## run A
Design bellmanford, start of the top module:
module bellmanford (reset, clock, GMAR1, GMDR1, GMAR2, GMDR2, IMAR, IMDR, WMAR1, WMAR2, WMDR1, WMDR2, WMWDR, WMWAR, WMWE, OMAR, OMDR, OMWAR, OMWDR, OMWE, NegCycle, Finish);
For scale: roughly 560 flip-flops.
clock: 2.37 ns
lec_check: 0
abc_area: 0
cap_margin: 20
core_aspect_ratio: 0.71
core_margin: 2
core_utilization: 59
cts_cluster_diameter: 389
cts_cluster_size: 20
hold_slack_margin: -0.02
min_routing_layer: met1
setup_slack_margin: 0.68
slew_margin: 20
tns_end_percent: 30
run.sh (not shown) runs the stock make flow with config.mk's settings and CLKGATE_MAP_FILE=.
The flow completed for run A, but it is not clean: the layout still shows setup timing.
The inputs of run B differ from those of run A as listed below.
- CORE_ASPECT_RATIO no longer set, was 0.71
- CTS_CLUSTER_SIZE no longer set, was 20
- HOLD_SLACK_MARGIN no longer set, was -0.02
- CORE_UTILIZATION now 40, was 59
- MIN_ROUTING_LAYER no longer set, was met1
- ABC_AREA no longer set, was 0
- CTS_CLUSTER_DIAMETER no longer set, was 389
- SETUP_SLACK_MARGIN no longer set, was 0.68
- TNS_END_PERCENT no longer set, was 30
- the clock period (ns, I/O delays scaled along) now 2.38, was 2.37
==> comparison <==
Run B completed end to end; final checks failed (setup timing).
Re met2 demand-to-capacity share in global routing: run A was higher than run B.
Changes observed in run B relative to run A: required time of the critical path rose by 0.10 ns; number of post-CTS setup repair buffers fell by 13; die extent in x rose by about 2.3%; die area rose by 46%.
Setup slack: run B more than run A
Number of non-clock buffers: run B and run A compared, higher one is run A
For routed wire length, dividing the value from run B by the value from run A gives 1.06.
The run showing the greater maximum frequency is run B.
Sequential share of layout area, run B and run A: smaller value in run B
## Diff of input files: run C against run B
- the clock period (ns, I/O delays scaled along): 2.38 -> 4.27
Findings:
Run C: no failed stages, no open violations at the end. Buffer count from post-CTS setup fixing: run C vs run B down 18. Run C against run B; number of violations reported at the end of detailed-routing iteration 0 is up by a few percent. [compare] base=run B new=run C: sequential share of layout area shows an increase of 3.7 points, pin count of the biggest net entering global routing climbed about 140%, clock period minus final worst setup slack rose by 0.76 ns, signed area change from the synthesized netlist to the final layout shrank by 12 points.
Edits applied to the flow inputs when going from run C to run D:
- an added CTS_CLUSTER_SIZE of 43
- a change of CORE_UTILIZATION from 40 to 57
- a change of the clock period (ns, I/O delays scaled along) from 4.27 to 2.37
Findings:
Run D: PPL-0024 in 3_2_place_iop -> run aborted
Run C finished end to end and its layout was clean on timing, DRC and antenna.
Per-instance average area after synthesis came out exactly the same in run C and run D.
On core box area, run D does better than run C.
Lower die size among run C and run D: run D


Starting RTL as in the previous note.
clock: 2.52 ns
lec_check: 0
cap_margin: 20
core_margin: 2
core_utilization: 44
slew_margin: 20
The first run ran to the end with violations: setup timing.
Change:
--- a/flow/config.mk
+++ b/flow/config.mk
@@ -9,3 +9,3 @@
 export CORE_MARGIN = 2
-export CORE_UTILIZATION = 44
+export CORE_UTILIZATION = 59
 export SLEW_MARGIN = 20
This time the run did not get past 3_2_place_iop on PPL-0024.
Die area fell by about 25%.
Area after synthesis stays the same.
Synthesized cell count stays the same.
Change:
--- a/flow/config.mk
+++ b/flow/config.mk
@@ -7,5 +7,6 @@
 export LEC_CHECK = 0
+export ABC_AREA = 1
 export CAP_MARGIN = 20
 export CORE_MARGIN = 2
-export CORE_UTILIZATION = 59
+export CORE_UTILIZATION = 45
 export SLEW_MARGIN = 20
==> flow/constraint.sdc (replaced) <==
create_clock -name core_clock -period 4.14 [get_ports {clock}]
set_input_delay 0.8280 -clock core_clock [delete_from_list [all_inputs] [get_ports {clock}]]
set_output_delay 0.8280 -clock core_clock [all_outputs]
set_load 0.01 [all_outputs]
The new run completed with no timing, DRC or antenna violations.
Area after synthesis climbs by a few percent.
Die size increases by a quarter to a third.
Synthesized cell count goes up by a quarter to a third.
Change:
--- a/flow/config.mk
+++ b/flow/config.mk
@@ -7,6 +7,5 @@
 export LEC_CHECK = 0
-export ABC_AREA = 1
 export CAP_MARGIN = 20
 export CORE_MARGIN = 2
-export CORE_UTILIZATION = 45
+export CORE_UTILIZATION = 31
 export SLEW_MARGIN = 20
==> flow/constraint.sdc (replaced) <==
create_clock -name core_clock -period 6.57 [get_ports {clock}]
set_input_delay 1.3140 -clock core_clock [delete_from_list [all_inputs] [get_ports {clock}]]
set_output_delay 1.3140 -clock core_clock [all_outputs]
set_load 0.01 [all_outputs]
Outcome: Worst setup slack gets better by 1900 ps. Design area goes down by 1.7%. Via count is lower by about 14%. Global-route usage came out lower by 9.8 points. Final cell count went down by 12%. Non-clock buffer count shrinks by 17. Routed wire length shrinks by 7.5%. Die area went up by about 40%.


Starting RTL as in the previous note.
Settings: LEC_CHECK=0, CAP_MARGIN=20, CORE_MARGIN=2, CORE_UTILIZATION=70, CTS_CLUSTER_DIAMETER=209, CTS_CLUSTER_SIZE=31, SETUP_SLACK_MARGIN=-0.25, SLEW_MARGIN=20; clock period 3.75 ns.
The first run ended with an error in 3_2_place_iop with PPL-0024.
Rerun with:
- CORE_UTILIZATION: 70 -> 40
- CTS_CLUSTER_DIAMETER: 209 -> unset
- CTS_CLUSTER_SIZE: 31 -> unset
- SETUP_SLACK_MARGIN: -0.25 -> unset
- clock period: 3.75 -> 2.37 ns (I/O delays scaled with it)
Effect:
- With this change the flow completed, yet does not pass: setup timing
- area after synthesis does not change
- die area rises by well over a third
- synthesized cell count does not change


oak:
bellmanford again, from the RTL that the note above started with.
// bellmanford
module bellmanford (reset, clock, GMAR1, GMDR1, GMAR2, GMDR2, IMAR, IMDR, WMAR1, WMAR2, WMDR1, WMDR2, WMWDR, WMWAR, WMWE, OMAR, OMDR, OMWAR, OMWDR, OMWE, NegCycle, Finish);
clock: 4.6 ns
lec_check: 0
abc_area: 1
cap_margin: 20
core_margin: 2
core_utilization: 69
cts_cluster_diameter: 241
cts_cluster_size: 98
setup_slack_margin: -0.23
slew_margin: 20
oak did not finish; the tool stopped in 3_2_place_iop with error PPL-0024.
Changes in pine relative to oak:
- CTS_CLUSTER_SIZE removed (was 98)
- SETUP_SLACK_MARGIN removed (was -0.23)
- CTS_CLUSTER_DIAMETER removed (was 241)
- CORE_UTILIZATION changed from 69 to 35
- ABC_AREA removed (was 1)
- the clock period (ns, I/O delays scaled along) changed from 4.6 to 4.27
Notes after the runs:
Of oak and pine, only pine finishes the flow clean.
The sequential-to-total area share from yosys stat number comes out lower for oak vs pine.
Complex-gate fraction of the synthesized area, pine and oak: larger value in pine
In pine, the synthesized-area fraction occupied by xor and xnor cells came out 1.8 points above the value in oak.
Relative to oak, total cell area reported by yosys after synthesis has gone down in pine.
In pine relative to oak, synthesized cell count had gone down by more than 10%.
Placeable core area came out higher on pine than on oak.
Multiplexer share of the synthesized area: pine > oak
Compared to oak, pine was floorplanned on a bigger die.
For the row count, pine came in 37% higher than oak did.
Inputs modified between pine and birch:
- a change of CORE_UTILIZATION from 35 to 40
- a change of the clock period (ns, I/O delays scaled along) from 4.27 to 5.0
Findings:
- On share of synthesized area occupied by flip-flops and latches, birch tracks pine almost exactly.
- From pine to birch the numbers moved as follows: non-clock buffer count dropped 7, overall routing resource usage +3.0 points, overall power fell 18%, synthesized flop and latch total shows no meaningful change, sequential share of layout area up 0.52 points.
- The lower worst slack at placement of pine and birch is in pine.
Here is what was changed in the inputs of maple compared with birch.
- SETUP_SLACK_MARGIN: unset -> 1.25
- CORE_ASPECT_RATIO: unset -> 0.69
- CORE_MARGIN: 2 -> 3
- CELL_PAD_IN_SITES_GLOBAL_PLACEMENT: unset -> 3
- ABC_AREA: unset -> 1
- SLEW_MARGIN: 20 -> 40
- PLACE_DENSITY: unset -> 0.61
- HOLD_SLACK_MARGIN: unset -> 0.2
- GPL_ROUTABILITY_DRIVEN: unset -> 0
- GPL_TIMING_DRIVEN: unset -> 0
- CTS_CLUSTER_SIZE: unset -> 57
- CELL_PAD_IN_SITES_DETAIL_PLACEMENT: unset -> 1
### Flow results
Placeable core area: maple vs birch up 1600 um2. Comparing birch and maple, number of distinct standard cells referenced by the synthesized netlist is higher on birch. Per the comparison of maple with birch, die outline width went up, synthesized cell count increased 32%. Between birch and maple, the share of synthesized area occupied by flip-flops and latches is higher for birch. In the flow results for birch and maple, the area fraction in xor and xnor cells is larger on birch. The higher initial core utilization came out of maple. In the floorplan summary, maple is listed with a die area greater than that of birch. maple vs birch, biggest combinational cell group after synthesis: simple AND/OR/NAND/NOR gates vs AND-OR/OR-AND gates. As the logs show, maple stopped at 3_3_place_gp after a tool error, so it never reached the end of the flow. No stage failed in birch, and the final checks on the layout all came back clean. Relative to birch, mean cell area of the mapped netlist has gone down in maple. The cell count listed in synth_stat.txt in maple is 1.3 times that in birch.


Setup of job 6906:
Starting RTL as in the previous note.
==> flow/design.v (excerpt) <==
module bellmanford (reset, clock, GMAR1, GMDR1, GMAR2, GMDR2, IMAR, IMDR, WMAR1, WMAR2, WMDR1, WMDR2, WMWDR, WMWAR, WMWE, OMAR, OMDR, OMWAR, OMWDR, OMWE, NegCycle, Finish);
==> flow/config.mk <==
export PLATFORM = sky130hd
export DESIGN_NAME = bellmanford
export DESIGN_NICKNAME = bellmanford
export VERILOG_FILES = /design/flow/design.v
export SDC_FILE = /design/flow/constraint.sdc
export NUM_CORES = 4
export LEC_CHECK = 0
export CAP_MARGIN = 20
export CORE_MARGIN = 2
export CORE_UTILIZATION = 40
export SETUP_SLACK_MARGIN = 0.65
export SLEW_MARGIN = 20
==> flow/constraint.sdc <==
create_clock -name core_clock -period 2.37 [get_ports {clock}]
set_input_delay 0.4740 -clock core_clock [delete_from_list [all_inputs] [get_ports {clock}]]
set_output_delay 0.4740 -clock core_clock [all_outputs]
set_load 0.01 [all_outputs]
Job 6906 -> stages 100% | layout checks FAIL | negative setup slack
#### Input delta (job 7046 over job 6906)
--- a/flow/config.mk
+++ b/flow/config.mk
@@ -10,2 +10 @@
-export CORE_UTILIZATION = 40
-export SETUP_SLACK_MARGIN = 0.65
+export CORE_UTILIZATION = 57
In the summary table, job 7046 is marked failed, with error PPL-0024 raised in 3_2_place_iop.
Job 6906: flow complete, layout not clean; failing: negative setup slack
Average size of a mapped cell came out exactly the same in job 6906 and job 7046.
Delta (job 7046 minus job 6906): die extent in x down 16%, share of synthesized registers carrying an async set or reset flat, synthesized cell count flat.
Job 7046 -> job 6906: fraction of the mapped netlist area in simple logic gates delta 0, exact match
Diff job 7046..job 6906 | area figure in the yosys stat output | unchanged
Compared with job 6906, in job 7046 fraction of the core area occupied by cells at floorplan grew by 17 points; die outline height shrank by about 16%; total core area shrank by 30%.
Job 7046 vs job 6906 — die size dropped by more than a quarter
[inputs] job 5372 vs job 7046
--- a/flow/config.mk
+++ b/flow/config.mk
@@ -10,0 +11 @@
+export CTS_CLUSTER_SIZE = 29
==> flow/constraint.sdc <==
create_clock -name core_clock -period 3.43 [get_ports {clock}]
set_input_delay 0.6860 -clock core_clock [delete_from_list [all_inputs] [get_ports {clock}]]
set_output_delay 0.6860 -clock core_clock [all_outputs]
set_load 0.01 [all_outputs]
- Job 5372 did not finish; a tool error ended it in 3_2_place_iop.
- Job 7046 never completed; the flow aborted with a tool error in 3_2_place_iop.
- Reported for job 7046 and job 5372, share of flip-flops with an asynchronous set or reset after synthesis turned out identical to the last digit.
- | die width | job 5372 vs job 7046 | ≈ equal |
- Reported for job 7046 and job 5372, die size turned out identical to the last digit.
- Pre-placement core utilization came out exactly the same in job 7046 and job 5372.
- Changes observed in job 5372 relative to job 7046: post-synthesis chip area from yosys now sits at about the same level, cell count after synthesis now sits at about the same level, area fraction in full adders, half adders and majority gates now sits at about the same level.
- Re number of rows in the core area: no difference whatsoever between job 7046 and job 5372.
- Job 7046 -> job 5372: area of the core delta 0, exact match
Input-level comparison between job 5897 and job 5372:
--- a/flow/config.mk
+++ b/flow/config.mk
@@ -10,2 +10 @@
-export CORE_UTILIZATION = 57
-export CTS_CLUSTER_SIZE = 29
+export CORE_UTILIZATION = 63
==> flow/constraint.sdc <==
create_clock -name core_clock -period 3.41 [get_ports {clock}]
set_input_delay 0.6820 -clock core_clock [delete_from_list [all_inputs] [get_ports {clock}]]
set_output_delay 0.6820 -clock core_clock [all_outputs]
set_load 0.01 [all_outputs]
- The flow ended early for job 5897: it failed with a tool error in 3_2_place_iop.
- Cell area after synthesis came out exactly the same in job 5372 and job 5897.
- Re synthesized cell count: no difference whatsoever between job 5897 and job 5372.
- From job 5372 to job 5897, sequential-to-total area share from yosys stat did not move at all.
- Floorplan die width shrinks by a few percent when moving from job 5372 to job 5897.
- Reported for job 5372 and job 5897, number of enable flip-flop cells turned out identical to the last digit.
- Compared with job 5372, in job 5897 placeable core region decreased about 10%, starting utilization of the core area saw an increase, fraction of registers with async set/reset comparable.
- Job 5897 against job 5372: number of placement rows now sits lower, chip footprint down about 9%.
- The run showing the smaller chip height is job 5897.
Changes in job 2158 relative to job 5897:
--- a/flow/config.mk
+++ b/flow/config.mk
@@ -10 +10,2 @@
-export CORE_UTILIZATION = 63
+export CORE_UTILIZATION = 56
+export SETUP_SLACK_MARGIN = 0.64
==> flow/constraint.sdc <==
create_clock -name core_clock -period 2.37 [get_ports {clock}]
set_input_delay 0.4740 -clock core_clock [delete_from_list [all_inputs] [get_ports {clock}]]
set_output_delay 0.4740 -clock core_clock [all_outputs]
set_load 0.01 [all_outputs]
Notes after the runs:
Run status, job 2158: aborted in 3_2_place_iop, error PPL-0024
Per the comparison of job 2158 with job 5897, Yosys chip area has remained practically unchanged, die width has increased, floorplan row count has increased, core area has increased, area of the die has increased.
Overall die height: job 2158 vs job 5897 up about 6%


Starting RTL as in the previous note.
export LEC_CHECK = 0
export CAP_MARGIN = 20
export CORE_ASPECT_RATIO = 1.09
export CORE_MARGIN = 6
export CORE_UTILIZATION = 72
export GPL_ROUTABILITY_DRIVEN = 0
export HOLD_SLACK_MARGIN = 0.23
export PLACE_DENSITY_LB_ADDON = 0.25
export SLEW_MARGIN = 25
export TNS_END_PERCENT = 85
create_clock -name core_clock -period 5.0 [get_ports {clock}]
The baseline stopped in I/O pin placement (3_2_place_iop).
Next try:
CORE_ASPECT_RATIO = default   (was 1.09)
CORE_MARGIN = 8   (was 6)
CORE_UTILIZATION = 40   (was 72)
HOLD_SLACK_MARGIN = default   (was 0.23)
PLACE_DENSITY_LB_ADDON = default   (was 0.25)
SLEW_MARGIN = 20   (was 25)
With this change the flow passed the timing, DRC and antenna checks.
Die area rose by 80%.
Synthesized area does not change.
Synthesized cell count is unchanged.
Next try:
CORE_MARGIN = 2   (was 8)
CORE_UTILIZATION = 57   (was 40)
CTS_CLUSTER_DIAMETER = 363   (was default)
GPL_ROUTABILITY_DRIVEN = default   (was 0)
SETUP_SLACK_MARGIN = 1.01   (was default)
TNS_END_PERCENT = default   (was 85)
Effect: The new run stopped in I/O pin placement (3_2_place_iop) with PPL-0024. Area after synthesis does not change. Die size drops by a quarter to a third. Synthesized cell count does not change.
Next try:
ABC_AREA = 1   (was default)
CELL_PAD_IN_SITES_DETAIL_PLACEMENT = 1   (was default)
CELL_PAD_IN_SITES_GLOBAL_PLACEMENT = 3   (was default)
CORE_ASPECT_RATIO = 0.69   (was default)
CORE_MARGIN = 3   (was 2)
CORE_UTILIZATION = 40   (was 57)
CTS_CLUSTER_DIAMETER = default   (was 363)
CTS_CLUSTER_SIZE = 57   (was default)
GPL_ROUTABILITY_DRIVEN = 0   (was default)
GPL_TIMING_DRIVEN = 0   (was default)
HOLD_SLACK_MARGIN = 0.2   (was default)
PLACE_DENSITY = 0.61   (was default)
SETUP_SLACK_MARGIN = 1.25   (was 1.01)
SLEW_MARGIN = 35   (was 20)
Effect: Now the flow did not get past global placement (3_3_place_gp) (GPL-0301). Synthesized cell count went up by 32%. Area after synthesis climbs by 3.8%. Die size goes up by 49%.
Power figures rest on the tool's default switching activity, not on a simulated workload.
